build 6:
## ConvEngine
module ConvEngine (
    input         clk,
    input         rst,
    input  [31:0] DMAport,        
    input         acc_enable,     
    input         acc_clear,      
    output [31:0] result          
);
Settings: LEC_CHECK=0, CAP_MARGIN=20, CELL_PAD_IN_SITES_DETAIL_PLACEMENT=0, CORE_ASPECT_RATIO=1.61, CORE_MARGIN=5, CORE_UTILIZATION=21, CTS_CLUSTER_SIZE=56, GPL_ROUTABILITY_DRIVEN=1, GPL_TIMING_DRIVEN=1, MAX_ROUTING_LAYER=met4, PLACE_DENSITY=0.78, SETUP_SLACK_MARGIN=0.82, SLEW_MARGIN=40; clock period 7.01 ns.
run.sh (not shown) runs the stock make flow with config.mk's settings and CLKGATE_MAP_FILE=.
Build 6 finished all stages; however, its layout fails the closing checks, the failures being negative setup slack.
[inputs] build 61 vs build 6
Settings: CORE_MARGIN changed from 5 to 2; PLACE_DENSITY_LB_ADDON newly set to 0.08; SETUP_SLACK_MARGIN changed from 0.82 to 2.44; PLACE_DENSITY removed (was 0.78); CORE_UTILIZATION changed from 21 to 72; CORE_ASPECT_RATIO removed (was 1.61); the clock period (ns, I/O delays scaled along) changed from 7.01 to 8.44.
### Flow results
[flow] build 61 | stages: complete | final checks: fail | reason: negative setup slack. The shortest period the worst path allows of build 61 exceeds that of build 6 by 0.22 ns. Relative to build 6, the final weighted congestion of routability-driven global placement measured on build 61 has increased slightly. Sort build 61 and build 6 by worst hold slack desc -> top: build 61. The higher depth of the worst register-to-register path came out of build 61. Compared with build 6, length of routed wiring on met1 in build 61 increased by a few percent. Final critical-path share of the clock period on build 61 is down relative to build 6.
Changes in build 63 relative to build 61:
Settings: setting CORE_ASPECT_RATIO to 0.71 for the first time; removing PLACE_DENSITY_LB_ADDON (formerly 0.08); setting PLACE_DENSITY to 0.36 for the first time; changing SETUP_SLACK_MARGIN from 2.44 to 0.67.
[summary]
Build 63 vs build 61: post-route clock period utilization down in build 63. In build 63 the implementation completed, yet the final layout does not meet the checks, the culprit being negative setup slack. In the metrics for build 63 and build 61, the one carrying the higher total buffers and inverters traversed by the critical path is build 63. Combinational gate area: build 63 vs build 61 down 0.88%. Build 61 → build 63: worst hold slack down 0.025 ns, count of vias placed by the detailed router up about 0.6%, upper clock frequency limit up about 0.56%, met2 layer usage reported by global route down 5.8 points, standard cell core area flat.
Relative to build 63, the following input files were edited for build 65:
Settings: CORE_ASPECT_RATIO removed (was 0.71); GPL_ROUTABILITY_DRIVEN removed (was 1); GPL_TIMING_DRIVEN removed (was 1); PLACE_DENSITY removed (was 0.36); SLEW_MARGIN changed from 40 to 20; PLACE_DENSITY_LB_ADDON newly set to 0.06; CELL_PAD_IN_SITES_DETAIL_PLACEMENT removed (was 0); SETUP_SLACK_MARGIN changed from 0.67 to 1.93; CTS_CLUSTER_SIZE removed (was 56); the clock period (ns, I/O delays scaled along) changed from 8.44 to 10.0.
==> results <==
- Build 65 completed every stage of the flow, and the final layout passed the timing, design-rule and antenna checks.
- Build 65 vs. build 63: maximum achievable frequency saw a decrease; sequential fraction of total cell area now larger.
- [compare] base=build 63 new=build 65: number of antenna violations at the first check in global routing lost 2, number of buffers and inverters on the critical path now sits lower, shortest period the worst path allows now sits higher, number of global-route vias before repair shrank by 827.

========
ConvEngine again, from the RTL that the note above started with.
==> flow/config.mk <==
export PLATFORM = sky130hd
export DESIGN_NAME = ConvEngine
export DESIGN_NICKNAME = ConvEngine
export VERILOG_FILES = /design/flow/design.v
export SDC_FILE = /design/flow/constraint.sdc
export NUM_CORES = 4
export LEC_CHECK = 0
export CAP_MARGIN = 25
export CORE_MARGIN = 2
export CORE_UTILIZATION = 37
export CTS_CLUSTER_DIAMETER = 367
export CTS_CLUSTER_SIZE = 100
export SLEW_MARGIN = 20
export TNS_END_PERCENT = 25
==> flow/constraint.sdc <==
create_clock -name core_clock -period 10.0 [get_ports {clk}]
set_input_delay 2.0000 -clock core_clock [delete_from_list [all_inputs] [get_ports {clk}]]
set_output_delay 2.0000 -clock core_clock [all_outputs]
set_load 0.01 [all_outputs]
==> next run, changes <==
CAP_MARGIN = 35   (was 25)
CELL_PAD_IN_SITES_GLOBAL_PLACEMENT = 3   (was unset)
CORE_UTILIZATION = 72   (was 37)
CTS_CLUSTER_DIAMETER = 204   (was 367)
CTS_CLUSTER_SIZE = unset   (was 100)
GPL_TIMING_DRIVEN = 1   (was unset)
PLACE_DENSITY_LB_ADDON = 0.26   (was unset)
SETUP_SLACK_MARGIN = 2.63   (was unset)
TNS_END_PERCENT = 80   (was 25)
Outcome: The changed run aborted during 3_1_place_gp_skip_io (FLW-0024). Synthesized area is unchanged. Die size falls by 48%. Synthesized cell count is unchanged.
==> next run, changes <==
CAP_MARGIN = 15   (was 35)
CELL_PAD_IN_SITES_GLOBAL_PLACEMENT = unset   (was 3)
CORE_UTILIZATION = 40   (was 72)
CTS_CLUSTER_DIAMETER = unset   (was 204)
GPL_TIMING_DRIVEN = 0   (was 1)
PLACE_DENSITY_LB_ADDON = unset   (was 0.26)
SETUP_SLACK_MARGIN = 0.65   (was 2.63)
TNS_END_PERCENT = 15   (was 80)
The new run passed the timing, design-rule and antenna checks.
Synthesized area is unchanged.
Die area goes up by 78%.
Synthesized cell count is unchanged.
==> next run, changes <==
CAP_MARGIN = 20   (was 15)
GPL_TIMING_DRIVEN = unset   (was 0)
SETUP_SLACK_MARGIN = unset   (was 0.65)
TNS_END_PERCENT = unset   (was 15)
Result: The changed run completed without violations. Wire length shrinks by 2.4%. Area after synthesis does not change. Synthesized cell count is unchanged. Setup slack got worse by 0.19 ns. Cell area is lower by 0.90%. Sequential share of layout area barely changes. Core utilization goes down by 0.39 points. Count of clock-buffer cells in the layout came out higher by 3. First-iteration DRC count rises by 6.1%.
==> next run, changes <==
CAP_MARGIN = 35   (was 20)
CELL_PAD_IN_SITES_GLOBAL_PLACEMENT = 3   (was unset)
CORE_UTILIZATION = 72   (was 40)
GPL_TIMING_DRIVEN = 0   (was unset)
PLACE_DENSITY_LB_ADDON = 0.26   (was unset)
SETUP_SLACK_MARGIN = 2.63   (was unset)
This time the run did not get past 3_1_place_gp_skip_io on FLW-0024. Synthesized area stays the same. Synthesized cell count does not change. Die area decreases by 44%.
